Design cordic_dds, start of the top module:
module cordic_dds #(
 parameter OUT_WIDTH = 16,
 parameter OUT_REGISTER_EN = 1,
 parameter FREQ_WORD_INIITIAL = 32'h6D3A06,  
 parameter PHASE_WORD_INIITIAL = 0,
 parameter K = 16'h4DBA
)(
 input                      clk,
 input                      rst_n,
 input                      cfg_vld,
 input      [31:0]          cfg_freq_word,
 input      [31:0]          cfg_phase_word,
 output reg                 sig_vld_o,
 output     [OUT_WIDTH-1:0] sin_o,
 output     [OUT_WIDTH-1:0] cos_o
    );
export LEC_CHECK = 0
export CAP_MARGIN = 20
export CORE_MARGIN = 2
export CORE_UTILIZATION = 70
export SLEW_MARGIN = 20
create_clock -name core_clock -period 3.62 [get_ports {clk}]
run.sh (not shown) runs the stock make flow with config.mk's settings and CLKGATE_MAP_FILE=.
The baseline went through all stages and came out clean.
Change:
- CORE_UTILIZATION: 70 -> 26
- PLACE_DENSITY: default -> 0.74
- clock period: 3.62 -> 5.0 ns (I/O delays scaled with it)
Outcome:
- The new run ran to the end with no violations
- worst hold slack gains 0.28 ns
- register-to-register slack gains 0.85 ns
- clock-buffer cell count drops by 8
- setup slack gains 0.85 ns
- core utilization drops by 51 points
Change:
- CELL_PAD_IN_SITES_GLOBAL_PLACEMENT: default -> 0
- CORE_UTILIZATION: 26 -> 70
- GPL_TIMING_DRIVEN: default -> 1
- PLACE_DENSITY: 0.74 -> default
- SLEW_MARGIN: 20 -> 5
- TNS_END_PERCENT: default -> 90
- clock period: 5.0 -> 3.65 ns (I/O delays scaled with it)
The changed run ran to the end with no violations.
Global-route usage increases by 22 points.
Non-clock buffer count increases by 224.
Fmax increases by about a fifth.
Via count increases by a few percent.
Synthesized cell count does not change.
Final cell count decreases by about a fifth.
Cell area barely changes.

========
The RTL this note starts from:
==> flow/design.v <==
`timescale 1ns / 1ps
module cordic_sin_cos#(
 parameter OUT_WIDTH = 16,
 parameter OUT_REGISTER_EN = 1,
 parameter K = 16'h4DBA
)(
 input                       clk,
 input                       rst_n,
 input  [19:0]               angle,
 output [OUT_WIDTH-1:0]      cos_o,
 output [OUT_WIDTH-1:0]      sin_o
    );
    localparam OUT_WIDTH_EXP = 4;
    localparam K_EXP = {K,{OUT_WIDTH_EXP{1'b0}}};
    localparam ITERATION_NUM = OUT_WIDTH;
    localparam [16*21-1:0] actan_table =  { 21'h20000,21'h12E40,21'h09FB4,21'h05111,
                                            21'h028B1,21'h0145D,21'h00A2F,21'h00518,
                                            21'h0028C,21'h00146,21'h000A3,21'h00051,
                                            21'h00029,21'h00014,21'h0000A,21'h00005};
    reg  signed [OUT_WIDTH+OUT_WIDTH_EXP:0]   real_x[0:ITERATION_NUM];
    reg  signed [OUT_WIDTH+OUT_WIDTH_EXP:0]   imag_y[0:ITERATION_NUM];
    reg  signed [20:0]                        angl_z[0:ITERATION_NUM];
    wire        [1:0]                         quadrant;
    reg  signed [OUT_WIDTH+OUT_WIDTH_EXP:0]   init_x;
    reg  signed [OUT_WIDTH+OUT_WIDTH_EXP:0]   init_y;
    reg  signed [20:0]                        init_z;
    assign quadrant = angle[19:18];
    always @(quadrant,angle) begin
        case (quadrant)
            2'b00:begin
                init_x = K_EXP;
                init_y = 0;
                init_z = {1'b0,angle};
            end
            2'b01:begin
                init_x = -K_EXP;
                init_y = 0;
                init_z = {3'b111,angle[17:0]};
            end
            2'b10: begin
                init_x = -K_EXP;
                init_y = 0;
                init_z = {3'b000,angle[17:0]};
            end
            2'b11:begin
                init_x = K_EXP;
                init_y = 0;
                init_z = {1'b1,angle};
            end
            default:begin
                init_x = 0;
                init_y = 0;
                init_z = 0;
            end
        endcase
    end
    always@(posedge clk or negedge rst_n)  
    begin
        if(rst_n == 1'b0)begin
            real_x[0] <= 'h0;
            imag_y[0] <= 'h0;
            angl_z[0] <= 'h0;
        end else begin
            real_x[0] <= init_x;
            imag_y[0] <= init_y;
            angl_z[0] <= init_z;
        end
    end
    genvar i;
    generate
        for (i = 1 ; i <= ITERATION_NUM; i= i + 1)
        begin: iter
                always@(posedge clk or negedge rst_n)  
                    begin
                        if(rst_n == 1'b0)begin
                            real_x[i] <= 'h0;
                            imag_y[i] <= 'h0;
                            angl_z[i] <= 'h0;
                        end else if(angl_z[i-1][20]==1'b1)begin  
                            real_x[i] <= real_x[i-1] + ( imag_y[i-1]>>>(i-1) );
                            imag_y[i] <= imag_y[i-1] - ( real_x[i-1]>>>(i-1) );
                            angl_z[i] <= angl_z[i-1] + $signed(actan_table[(21*(16-i+1)-1)-:21]);
                        end else begin
                            real_x[i] <= real_x[i-1] - ( imag_y[i-1]>>>(i-1) );
                            imag_y[i] <= imag_y[i-1] + ( real_x[i-1]>>>(i-1) );
                            angl_z[i] <= angl_z[i-1] - $signed(actan_table[(21*(16-i+1)-1)-:21]);
                        end
                    end
        end
    endgenerate
    wire [OUT_WIDTH:0]   real_x_cut;
    wire [OUT_WIDTH:0]   imag_y_cut;
    reg  [OUT_WIDTH-1:0] cos_over_pro;
    reg  [OUT_WIDTH-1:0] sin_over_pro;
    assign real_x_cut = real_x[ITERATION_NUM][OUT_WIDTH+OUT_WIDTH_EXP:OUT_WIDTH_EXP];
    assign imag_y_cut = imag_y[ITERATION_NUM][OUT_WIDTH+OUT_WIDTH_EXP:OUT_WIDTH_EXP];
    always@(*)begin
            case(real_x_cut[OUT_WIDTH:OUT_WIDTH-1])
                2'b00:cos_over_pro = real_x_cut[OUT_WIDTH-1:0];
                2'b01:cos_over_pro = {1'b0,{(OUT_WIDTH-1){1'b1}}};
                2'b10:cos_over_pro = {1'b1,{(OUT_WIDTH-2){1'b0}},1'b1};
                2'b11:cos_over_pro = real_x_cut[OUT_WIDTH-1:0];
                default:cos_over_pro = real_x_cut[OUT_WIDTH-1:0];
            endcase
    end
    always@(*)begin
            case(imag_y_cut[OUT_WIDTH:OUT_WIDTH-1])
                2'b00:sin_over_pro = imag_y_cut[OUT_WIDTH-1:0];
                2'b01:sin_over_pro = {1'b0,{(OUT_WIDTH-1){1'b1}}};
                2'b10:sin_over_pro = {1'b1,{(OUT_WIDTH-2){1'b0}},1'b1};
                2'b11:sin_over_pro = imag_y_cut[OUT_WIDTH-1:0];
                default:sin_over_pro = imag_y_cut[OUT_WIDTH-1:0];
            endcase
    end
    generate if (OUT_REGISTER_EN == 1'b1) begin:reg_out
        reg [OUT_WIDTH-1:0] cos_r;
        reg [OUT_WIDTH-1:0] sin_r;
        always@(posedge clk or negedge rst_n) begin
            if(rst_n == 1'b0)begin
                cos_r <= 'h0;
                sin_r <= 'h0;
            end else begin
                cos_r <= cos_over_pro;
                sin_r <= sin_over_pro;
            end
        end
        assign cos_o = cos_r;
        assign sin_o = sin_r;
    end else begin:no_reg_out
        assign cos_o = cos_over_pro;
        assign sin_o = sin_over_pro;
    end
    endgenerate
endmodule
`timescale 1ns / 1ps
module cordic_dds #(
 parameter OUT_WIDTH = 16,
 parameter OUT_REGISTER_EN = 1,
 parameter FREQ_WORD_INIITIAL = 32'h6D3A06,  
 parameter PHASE_WORD_INIITIAL = 0,
 parameter K = 16'h4DBA
)(
 input                      clk,
 input                      rst_n,
 input                      cfg_vld,
 input      [31:0]          cfg_freq_word,
 input      [31:0]          cfg_phase_word,
 output reg                 sig_vld_o,
 output     [OUT_WIDTH-1:0] sin_o,
 output     [OUT_WIDTH-1:0] cos_o
    );
 localparam PRO_DELAY = OUT_WIDTH + OUT_REGISTER_EN;
 reg [31:0] phase_accum;  
 reg [31:0] add_freq_wd;
 reg [4:0]  pro_cnt;
 always@(posedge clk or negedge rst_n)  
 begin
     if(rst_n == 1'b0)begin
         phase_accum <= PHASE_WORD_INIITIAL;
         add_freq_wd <= FREQ_WORD_INIITIAL;
     end else if(cfg_vld == 1'b1)begin 
         phase_accum <= cfg_phase_word;
         add_freq_wd <= cfg_freq_word;
     end else begin
         phase_accum <=  phase_accum + add_freq_wd;
     end
 end
 always@(posedge clk or negedge rst_n)  
 begin
     if(rst_n == 1'b0)begin
         pro_cnt <= 'h0;
         sig_vld_o <= 1'b0;
     end else if(pro_cnt == PRO_DELAY) begin
         pro_cnt <=  pro_cnt;
         sig_vld_o <= 1'b1;
     end else begin
         pro_cnt <=  pro_cnt + 1'b1;
         sig_vld_o <= 1'b0;
     end
 end
 cordic_sin_cos #(
 .OUT_WIDTH (OUT_WIDTH),
 .OUT_REGISTER_EN(OUT_REGISTER_EN),
 .K(K)
 )cordic_sin_cos_inst(
 .clk    (clk),
 .rst_n  (rst_n),
 .angle  (phase_accum[31:12]),
 .cos_o  (cos_o),
 .sin_o  (sin_o)
  );
endmodule
clock: 5.0 ns
lec_check: 0
abc_area: 1
cap_margin: 20
cell_pad_in_sites_detail_placement: 2
core_margin: 2
core_utilization: 54
cts_cluster_size: 18
gpl_routability_driven: 0
gpl_timing_driven: 0
min_routing_layer: met2
place_density: 0.74
setup_slack_margin: 0.1
slew_margin: 40
The starting point never finished: it broke off in detailed placement (3_5_place_dp) with DPL-0033.
Rerun with:
- ABC_AREA: 1 -> unset
- CELL_PAD_IN_SITES_DETAIL_PLACEMENT: 2 -> unset
- CORE_UTILIZATION: 54 -> 65
- CTS_CLUSTER_SIZE: 18 -> unset
- GPL_ROUTABILITY_DRIVEN: 0 -> unset
- GPL_TIMING_DRIVEN: 0 -> unset
- MIN_ROUTING_LAYER: met2 -> unset
- PLACE_DENSITY: 0.74 -> unset
- SETUP_SLACK_MARGIN: 0.1 -> unset
- SLEW_MARGIN: 40 -> 20
- clock period: 5.0 -> 2.59 ns (I/O delays scaled with it)
=> Now the flow died in clock tree synthesis (4_1_cts). Die size shrinks by 27%. Area after synthesis shrinks by 12%. Synthesized cell count shrinks by 32%.
Rerun with:
- CORE_UTILIZATION: 65 -> 72
- CTS_CLUSTER_DIAMETER: unset -> 207
- PLACE_DENSITY: unset -> 0.62
- clock period: 2.59 -> 3.24 ns (I/O delays scaled with it)
Result:
- The changed run completed and failed the layout checks on negative setup slack
- synthesized area is unchanged
- die area came out lower by 9.6%
- synthesized cell count is unchanged
Rerun with:
- CORE_ASPECT_RATIO: unset -> 0.54
- CORE_UTILIZATION: 72 -> 70
- CTS_CLUSTER_DIAMETER: 207 -> unset
- PLACE_DENSITY: 0.62 -> unset
- SETUP_SLACK_MARGIN: unset -> 1.07
- clock period: 3.24 -> 3.62 ns (I/O delays scaled with it)
- The new run finished with negative setup slack left
- utilization goes down by 4.5 points
- wire length drops by 4.2%
- design area fell by 1.9%
- via count drops by 5.4%
- non-clock buffer count decreases by 460
- synthesized area is unchanged
